Setup of run A:
Design uart_edge_detection, start of the top module:
module uart_edge_detection (
    input logic clk,           
    input logic rst_n,         
    input logic uart_rx,       
    output logic uart_tx,      
    output logic led_rx,       
    output logic led_tx,       
    output logic data_ready    
);
Size in the first run: about 1200 cells after synthesis, ~180 flip-flops, about 7 I/O pins, roughly 0.013 sq mm of cells after synthesis.
==> flow/config.mk <==
export PLATFORM = sky130hd
export DESIGN_NAME = uart_edge_detection
export DESIGN_NICKNAME = uart_edge_detection
export VERILOG_FILES = /design/flow/design.v
export SDC_FILE = /design/flow/constraint.sdc
export NUM_CORES = 4
export LEC_CHECK = 0
export CAP_MARGIN = 20
export CORE_MARGIN = 2
export CORE_UTILIZATION = 40
export SLEW_MARGIN = 20
==> flow/constraint.sdc <==
create_clock -name core_clock -period 20.0 [get_ports {clk}]
set_input_delay 4.0000 -clock core_clock [delete_from_list [all_inputs] [get_ports {clk}]]
set_output_delay 4.0000 -clock core_clock [all_outputs]
set_load 0.01 [all_outputs]
run.sh (not shown) runs the stock make flow with config.mk's settings and CLKGATE_MAP_FILE=.
Edits applied to the flow inputs when going from run A to run B:
Settings: MIN_ROUTING_LAYER: unset -> met2; TNS_END_PERCENT: unset -> 15; SLEW_MARGIN: 20 -> 0; PLACE_DENSITY_LB_ADDON: unset -> 0.18; CELL_PAD_IN_SITES_GLOBAL_PLACEMENT: unset -> 2; ABC_AREA: unset -> 1; SETUP_SLACK_MARGIN: unset -> 5.0; GPL_TIMING_DRIVEN: unset -> 1; CORE_UTILIZATION: 40 -> 67; CTS_CLUSTER_DIAMETER: unset -> 224.
### Flow results
- The log for run B ends in global placement without I/O with error FLW-0024, so the run never completed.
- Re cell total in the yosys stat output: run A and run B aren't equal, and the lower value belongs to run A.
- Per the comparison of run B with run A, x dimension of the die decreased by 40 um relative to the old numbers, post-synthesis chip area from yosys increased 0.71%.
- NOTE: simple-gate share of the synthesized area in run B exceeds that of run A
- The run showing the greater synthesized cell count is run B.
- On synthesized area divided by synthesized cell count: run B sits below run A.
- Sort run A and run B by die footprint, descending, and run A comes first.
- Per the comparison of run B with run A, number of nets at floorplan climbed 88, initial cell density of the core climbed 28 points, die outline height dropped 22%.
Edits applied to the flow inputs when going from run B to run C:
Settings: CORE_UTILIZATION: 67 -> 33; PLACE_DENSITY_LB_ADDON: 0.18 -> 0.14; SETUP_SLACK_MARGIN: 5.0 -> -0.03; MAX_ROUTING_LAYER: unset -> met4; CTS_CLUSTER_SIZE: unset -> 87; CTS_CLUSTER_DIAMETER: 224 -> 238; the clock period (ns, I/O delays scaled along): 20.0 -> 9.24.
--- outcome ---
Initial cell density of the core, run C and run B, lower one = run C.
Run C: full flow OK, the timing, DRC and antenna checks passed
Relative to run B, run C degrades die size.
Going from run B to run C, width of the chip grew by more than a quarter.
Summary of run C over run B: xor and xnor fraction of the mapped netlist area barely changed; count of mapped cells out of synthesis barely changed.
Input-level comparison between run D and run C:
Settings: GPL_TIMING_DRIVEN removed (was 1); PLACE_DENSITY newly set to 0.38; CORE_UTILIZATION changed from 33 to 72; MIN_ROUTING_LAYER removed (was met2); CTS_CLUSTER_DIAMETER removed (was 238); SLEW_MARGIN changed from 0 to 20; CTS_CLUSTER_SIZE changed from 87 to 71; PLACE_DENSITY_LB_ADDON removed (was 0.14); SETUP_SLACK_MARGIN changed from -0.03 to 0.41; CELL_PAD_IN_SITES_GLOBAL_PLACEMENT removed (was 2); MAX_ROUTING_LAYER removed (was met4); TNS_END_PERCENT removed (was 15); the clock period (ns, I/O delays scaled along) changed from 9.24 to 3.19.
Results
- Run D: all stages complete, timing, DRC and antenna checks passed
- Between run C and run D, the final clock skew does not differ in any meaningful way.
- Diff run C and run D: non-clock buffer count lower in run C
- Going from run C to run D, first-iteration DRC count fell by 327; final cycle utilization of the critical path rose by 57 points; total count of hold-check failures in the final report stayed essentially flat; number of global-route vias before repair fell by 3764.

* * *

== run 1 ==
uart_edge_detection again, from the RTL that the note above started with.
// uart_edge_detection
module uart_edge_detection (
    input logic clk,           
    input logic rst_n,         
    input logic uart_rx,       
    output logic uart_tx,      
    output logic led_rx,       
    output logic led_tx,       
    output logic data_ready    
);
Settings: LEC_CHECK=0, CAP_MARGIN=20, CORE_MARGIN=2, CORE_UTILIZATION=72, CTS_CLUSTER_SIZE=21, PLACE_DENSITY=0.38, SETUP_SLACK_MARGIN=0.41, SLEW_MARGIN=20; clock period 3.19 ns.
The inputs of run 2 differ from those of run 1 as listed below.
--- a/flow/config.mk
+++ b/flow/config.mk
@@ -8,0 +9 @@
+export CORE_ASPECT_RATIO = 1.42
@@ -11,3 +12,3 @@
-export CTS_CLUSTER_SIZE = 21
-export PLACE_DENSITY = 0.38
-export SETUP_SLACK_MARGIN = 0.41
+export CTS_CLUSTER_SIZE = 10
+export PLACE_DENSITY = 0.36
+export SETUP_SLACK_MARGIN = 0.76
Notes after the runs:
Total net switching power, run 2 vs run 1: down by a little under 10%
Average wire per cell in the routed design in run 2 vs run 1: up 2.4%
Route | run 2 vs run 1 | wire longer in run 2
Run 2 closes out successfully: all stages finished, all timing, DRC and antenna checks passed.
For the portion of total power attributed to sequential cells, run 2 came in 0.8 points lower than run 1 did.
Between run 1 and run 2, the sequential share of layout area figures differ only marginally.
Input changes introduced in run 3 (baseline for comparison: run 2):
--- a/flow/config.mk
+++ b/flow/config.mk
@@ -8,2 +8,3 @@
-export CAP_MARGIN = 20
-export CORE_ASPECT_RATIO = 1.42
+export CAP_MARGIN = 35
+export CELL_PAD_IN_SITES_DETAIL_PLACEMENT = 0
+export CELL_PAD_IN_SITES_GLOBAL_PLACEMENT = 0
@@ -12,3 +13,4 @@
-export CTS_CLUSTER_SIZE = 10
-export PLACE_DENSITY = 0.36
-export SETUP_SLACK_MARGIN = 0.76
+export CTS_CLUSTER_DIAMETER = 240
+export CTS_CLUSTER_SIZE = 21
+export PLACE_DENSITY_LB_ADDON = 0.0
+export SETUP_SLACK_MARGIN = 0.44
## What came out
Number of clock buffers inserted by TritonCTS: run 2 vs run 3 identical
Higher sequential share of layout area was reported by run 3, not run 2.
Run 3 and run 2 ended up with roughly the same number of combinational gates with multiple inputs.

* * *

v10:
Starting RTL as in the previous note.
Settings: LEC_CHECK=0, ABC_AREA=0, CAP_MARGIN=25, CELL_PAD_IN_SITES_GLOBAL_PLACEMENT=3, CORE_ASPECT_RATIO=0.68, CORE_MARGIN=2, CORE_UTILIZATION=40, CTS_CLUSTER_SIZE=100, GPL_TIMING_DRIVEN=0, MIN_ROUTING_LAYER=met2, PLACE_DENSITY=0.4, SETUP_SLACK_MARGIN=2.64, SLEW_MARGIN=20; clock period 9.75 ns.
diff inputs: v10 => v7
Settings: removing MIN_ROUTING_LAYER (formerly met2); removing CORE_ASPECT_RATIO (formerly 0.68); changing CORE_UTILIZATION from 40 to 65; removing CTS_CLUSTER_SIZE (formerly 100); removing ABC_AREA (formerly 0); removing CELL_PAD_IN_SITES_GLOBAL_PLACEMENT (formerly 3); changing CAP_MARGIN from 25 to 20; removing SETUP_SLACK_MARGIN (formerly 2.64); removing GPL_TIMING_DRIVEN (formerly 0); removing PLACE_DENSITY (formerly 0.4); changing the clock period (ns, I/O delays scaled along) from 9.75 to 16.3.
Findings:
Having completed the whole flow, v7 delivered a layout that passed the timing, DRC and antenna checks.
Sort v7 and v10 by final instance area, descending, and v10 comes first.
Against v10, v7 comes in 26 points higher on core utilization.
Of v7 and v10, the lower critical path's largest stage delay belongs to v7.
Comparing v7 and v10, the higher routed via count was measured on v10.
Run comparison: v10 critical path's slowest cell sky130_fd_sc_hd__a211oi_1; v7 critical path's slowest cell sky130_fd_sc_hd__dfstp_2
diff inputs: v7 => v59
Settings: CTS_CLUSTER_SIZE now 72, previously not set; CTS_CLUSTER_DIAMETER now 28, previously not set; the clock period (ns, I/O delays scaled along) now 15.5, was 16.3.
## What came out
- The run with more setup slack is v7; v59 has less.
- Changes observed in v59 relative to v7: final worst-path cycle share now larger; total power grew by 0.051 mW; switching portion of total power now sits lower.
- As far as number of buffers inserted by port buffering goes, v59 and v7 are indistinguishable; the numbers are identical.
- v59 against v7: buffer share of cell area level; pre-CTS worst setup slack decreased by 0.63 ns relative to the old numbers.
- v59 — count of clock-buffer cells in the layout 4 higher, v7 as reference
- Per the comparison of v59 with v7, flip-flop count did not really move, global-route wire length before repair now smaller.
#### Input delta (v48 over v59)
Settings: putting HOLD_SLACK_MARGIN at 0.3 where nothing was set; swapping 65 for 70 in CORE_UTILIZATION; swapping 72 for 20 in CTS_CLUSTER_SIZE.
- NOTE total core area v59->v48 decreased by a few percent
- Compared v48 vs v59, and clock period minus worst slack is down in v48.
- Taking v59 as the reference, in v48 period utilization shows no meaningful change, share of the final layout cell area in multi-input gates shows no meaningful change, fraction of power consumed by the clock network shows an increase of 1.7 points.

* * *

== the previous run ==
uart_edge_detection again, from the RTL that the note above started with.
clock: 4.91 ns
lec_check: 0
cap_margin: 0
cell_pad_in_sites_detail_placement: 1
core_aspect_ratio: 1.36
core_margin: 3
core_utilization: 16
cts_cluster_diameter: 48
gpl_routability_driven: 1
gpl_timing_driven: 1
place_density_lb_addon: 0.18
setup_slack_margin: 0.83
slew_margin: 40
What the current run does differently from the previous run at the input level:
- SETUP_SLACK_MARGIN no longer set, was 0.83
- CORE_MARGIN now 2, was 3
- CORE_UTILIZATION now 21, was 16
- HOLD_SLACK_MARGIN now 0.11, previously not set
- CAP_MARGIN now 35, was 0
- CTS_CLUSTER_DIAMETER now 240, was 48
- PLACE_DENSITY now 0.89, previously not set
- GPL_TIMING_DRIVEN no longer set, was 1
- GPL_ROUTABILITY_DRIVEN no longer set, was 1
- CELL_PAD_IN_SITES_GLOBAL_PLACEMENT now 0, previously not set
- CORE_ASPECT_RATIO no longer set, was 1.36
- PLACE_DENSITY_LB_ADDON no longer set, was 0.18
- SLEW_MARGIN now 20, was 40
- the clock period (ns, I/O delays scaled along) now 3.81, was 4.91
[summary]
- The current run against the previous run: tap cell count dropped 25%; combinational share of power grew by 0.3 points; overall via count from detail_route shows an increase of 853.

* * *

wip/zinc:
uart_edge_detection again, from the RTL that the note above started with.
clock: 3.2 ns
lec_check: 0
abc_area: 1
cap_margin: 20
core_margin: 2
core_utilization: 72
cts_cluster_size: 71
place_density_lb_addon: 0.2
setup_slack_margin: 0.48
slew_margin: 20
wip/zinc: flow complete, layout not clean; failing: setup timing
Input changes introduced in wip/yarrow (baseline for comparison: wip/zinc):
# wip/zinc
export LEC_CHECK = 0
export ABC_AREA = 1
export CAP_MARGIN = 20
export CORE_MARGIN = 2
export CORE_UTILIZATION = 72
export CTS_CLUSTER_SIZE = 71
export PLACE_DENSITY_LB_ADDON = 0.2
export SETUP_SLACK_MARGIN = 0.48
export SLEW_MARGIN = 20
create_clock -name core_clock -period 3.2 [get_ports {clk}]
# wip/yarrow
export LEC_CHECK = 0
export CAP_MARGIN = 20
export CORE_MARGIN = 2
export CORE_UTILIZATION = 31
export SLEW_MARGIN = 20
create_clock -name core_clock -period 5.74 [get_ports {clk}]
==> results <==
- wip/yarrow ran to completion and came out clean on the timing, DRC and antenna checks.
- Against wip/zinc as the reference, wip/yarrow delivers a lower maximum vdd ir drop.
- Comparing wip/zinc against wip/yarrow, there is no change at all in global-route congestion overflow total.
- Synthesized cell count | wip/yarrow below wip/zinc
- Taking wip/zinc as the reference, in wip/yarrow final worst-path setup slack rose by 2.42 ns, area share of and-or/or-and cells after synthesis rose 2.0 points.
- Compared with wip/zinc, in wip/yarrow post-route cell area went down by about 7%; first-pass GRT wire length fell by 18%; hold slack has increased.
- Part of the power in the clock network delta for wip/yarrow relative to wip/zinc: 4.9 points lower
- Against wip/zinc, wip/yarrow reports a layout clock buffer count that is higher.
Input-level comparison between wip/amber and wip/yarrow:
# wip/yarrow
export LEC_CHECK = 0
export CAP_MARGIN = 20
export CORE_MARGIN = 2
export CORE_UTILIZATION = 31
export SLEW_MARGIN = 20
create_clock -name core_clock -period 5.74 [get_ports {clk}]
# wip/amber
export LEC_CHECK = 0
export CAP_MARGIN = 20
export CORE_MARGIN = 2
export CORE_UTILIZATION = 72
export CTS_CLUSTER_SIZE = 10
export PLACE_DENSITY = 0.38
export SETUP_SLACK_MARGIN = 0.76
export SLEW_MARGIN = 20
create_clock -name core_clock -period 3.19 [get_ports {clk}]
wip/amber vs wip/yarrow: wire length up
Delta (wip/amber minus wip/yarrow): synthesis-to-layout area growth rose 6.7 points; horizontal die size fell by 34%; full die area saw a decrease; number of antenna violations at the first check in global routing lost 1; sum of negative setup slack about even.
Where post-route standard cell area excluding fillers is concerned, wip/yarrow is better than wip/amber.
Compared to wip/yarrow, wip/amber has critical-path maximum fanout 4 lower.
Compared with wip/yarrow, in wip/amber detailed-placement wirelength estimate shows an increase of about 2.2%; fraction of area in registers shrank by 2.0 points.

* * *

job 4699:
uart_edge_detection again, from the RTL that the note above started with.
## uart_edge_detection
module uart_edge_detection (
    input logic clk,           
    input logic rst_n,         
    input logic uart_rx,       
    output logic uart_tx,      
    output logic led_rx,       
    output logic led_tx,       
    output logic data_ready    
);
    parameter CLOCK_FREQ = 50000000;    
    parameter BAUD_RATE  = 115200;
    parameter BAUD_DIV   = CLOCK_FREQ / BAUD_RATE;
    parameter THRESHOLD  = 4;           
    logic [7:0] rx_data;
    logic rx_done;
    logic [7:0] processed_data;
    logic tx_start;
    logic tx_busy;
    logic [7:0] image_data [0:63];     
    logic [7:0] conv_result [0:35];    
    logic [5:0] rx_counter;            
    logic [5:0] tx_counter;            
    typedef enum logic [1:0] {IDLE, RECEIVE, PROCESS, SEND} state_t;
    state_t state, next_state;
    uart_rx #(
        .BAUD_DIV(BAUD_DIV)
    ) uart_receiver (
        .clk(clk),
        .rst_n(rst_n),
        .rx(uart_rx),
        .data_out(rx_data),
        .data_valid(rx_done)
    );
    uart_tx #(
        .BAUD_DIV(BAUD_DIV)
    ) uart_transmitter (
        .clk(clk),
        .rst_n(rst_n),
        .tx_start(tx_start),
        .data_in(processed_data),
        .tx_busy(tx_busy),
        .tx(uart_tx)
    );
    always_ff @(posedge clk or negedge rst_n) begin
        if (!rst_n)
            state <= IDLE;
        else
            state <= next_state;
    end
    always_comb begin
        case (state)
            IDLE:      next_state = (rx_done) ? RECEIVE : IDLE;
            RECEIVE:   next_state = (rx_counter == 6'd63 && rx_done) ? PROCESS : RECEIVE;
            PROCESS:   next_state = SEND;
            SEND:      next_state = (tx_counter == 6'd36 && !tx_busy) ? IDLE : SEND;
            default:   next_state = IDLE;
        endcase
    end
    always_ff @(posedge clk or negedge rst_n) begin
        if (!rst_n) begin
            rx_counter <= 6'd0;
        end else if ((state == IDLE || state == RECEIVE) && rx_done) begin
            image_data[rx_counter] <= rx_data;
            rx_counter <= rx_counter + 1;
        end else if (state == IDLE) begin
  ...
make LEC_CHECK=0 CAP_MARGIN=20 CORE_MARGIN=2 CORE_UTILIZATION=67 SLEW_MARGIN=20 finish   # period 5.88 ns
Job 4699 reached the final stage; the timing, DRC and antenna checks on its layout passed.
Edits applied to the flow inputs when going from job 4699 to job 8451:
- HOLD_SLACK_MARGIN: unset -> -0.1
- CORE_UTILIZATION: 67 -> 70
- CTS_CLUSTER_SIZE: unset -> 15
- CTS_CLUSTER_DIAMETER: unset -> 28
- the clock period (ns, I/O delays scaled along): 5.88 -> 15.5
Findings:
- Register-to-register slack delta (job 8451 − job 4699): favourable
- Job 8451 has met2 layer usage reported by global route above what job 4699 had.
- Any difference in final worst clock skew between job 8451 and job 4699 is small enough to ignore.
- Compared with job 4699, job 8451 shows total core area lower by 740 um^2.
- Job 8451 against job 4699: via count of the routed design went up, final core utilization went up, net switching power of the design went down, global-route track usage on met3 went down.
- Growth of design area from synthesis to finish: job 8451 higher than job 4699
Modified inputs, job 9425 compared to job 8451
- changing CORE_UTILIZATION from 70 to 40
- removing HOLD_SLACK_MARGIN (formerly -0.1)
- removing CTS_CLUSTER_SIZE (formerly 15)
- removing CTS_CLUSTER_DIAMETER (formerly 28)
- changing the clock period (ns, I/O delays scaled along) from 15.5 to 5.74
Comparing job 8451 against job 9425, there is no change at all in number of enable flip-flop cells.
Job 9425 -> job 8451: synthesized net count delta 0, exact match
Cell count after placement up 12% in job 9425 wrt job 8451
Proportion of total power due to net switching in job 9425 is 1.8 points above job 8451.
In the metrics for job 8451 and job 9425, the one carrying the lower power is job 8451.
Job 9425 vs. job 8451: diode insertion count for antenna repair went up by 1.
Worst-case vdd ir drop delta for job 9425 relative to job 8451: 170% higher
Setup changes, job 9425 to job 5996
- CORE_UTILIZATION changed from 40 to 72
- CTS_CLUSTER_SIZE newly set to 10
- SETUP_SLACK_MARGIN newly set to 0.76
- the clock period (ns, I/O delays scaled along) changed from 5.74 to 3.19
==> results <==
- As far as synthesized area per cell goes, job 5996 and job 9425 are indistinguishable; the numbers are identical.
- Job 5996 against job 9425; height of the die is down by more than 10%.
- Per the comparison of job 5996 with job 9425, wire length higher; tapcell count fell 44%.
- On amount of wire on met3 after detailed routing: between job 9425 and job 5996, it ends up higher for job 5996.
- image_data[19] as the critical path startpoint was reported by job 9425, and image_data[9] by job 5996.
- On total non-filler cell area in the finished layout, job 5996 does worse than job 9425.
- Changes observed in job 5996 relative to job 9425: net count of the finished layout went up, buffers plus inverters on the worst setup path higher.
- The register clock-pin slew on the reported worst setup and hold paths was comparable across job 9425 and job 5996.
- Compared with job 9425, in job 5996 setup slack after layout went down; via total after detailed routing went up 1110.
Inputs modified between job 5996 and job 7907:
- SETUP_SLACK_MARGIN: 0.76 -> 0.44
- CELL_PAD_IN_SITES_DETAIL_PLACEMENT: unset -> 0
- CELL_PAD_IN_SITES_GLOBAL_PLACEMENT: unset -> 0
- PLACE_DENSITY_LB_ADDON: unset -> 0.0
- SLEW_MARGIN: 20 -> 40
- CAP_MARGIN: 20 -> 35
- CTS_CLUSTER_SIZE: 10 -> unset
- CTS_CLUSTER_DIAMETER: unset -> 240
[summary]
NOTE count of routing violations after the opening detailed-route iteration job 5996->job 7907 increased by a little under 10%
The lower maximum fanout encountered on the critical timing path came out of job 5996.
In job 7907 the core utilization turned out 0.89 points lower than in job 5996.
Of job 7907 and job 5996, it is job 7907 that has the lower layout-stage area growth over the synthesis result.
Comparing job 7907 against job 5996, there is no change at all in number of top-level design ports.
Delta (job 7907 minus job 5996): fraction of the cycle the final worst path needs grew by 0.89 points; clock network latency to the later pin of the worst-skew pair held steady; wire length on met1 grew by 170 um.
The number of setup buffers added after CTS of job 7907 is higher than that of job 5996.
Job 7907 gives less share of power burned in combinational logic than job 5996 did.
The final total power in job 7907 was higher than what job 5996 gave.
Input-level comparison between job 5864 and job 7907:
- a change of SETUP_SLACK_MARGIN from 0.44 to 0.32
- an added HOLD_SLACK_MARGIN of -0.0
- a change of SLEW_MARGIN from 40 to 20
- an added CTS_CLUSTER_SIZE of 72
- a change of PLACE_DENSITY_LB_ADDON from 0.0 to 0.13
- an added ABC_AREA of 1
Notes after the runs:
- | job 5864 | all stages done | FAIL | negative setup slack |
- Compared with job 7907, job 5864 shows count of unique library cells instantiated by Yosys that has gone down by more than a quarter.
- Taking job 7907 as the reference, in job 5864 via count picked up an extra 1406; final wirelength went up by 23%; count of antenna diodes in the layout climbed 1; number of clock buffers inserted by TritonCTS barely changed.
- Of job 5864 and job 7907, the run reporting the higher post-route worst hold slack was job 5864.
- Per the comparison of job 5864 with job 7907, synthesized instance count rose 88; number of global-route vias before repair rose about 14%; global-route usage rose 4.5 points.
Power is estimated from default activity; no workload was simulated.
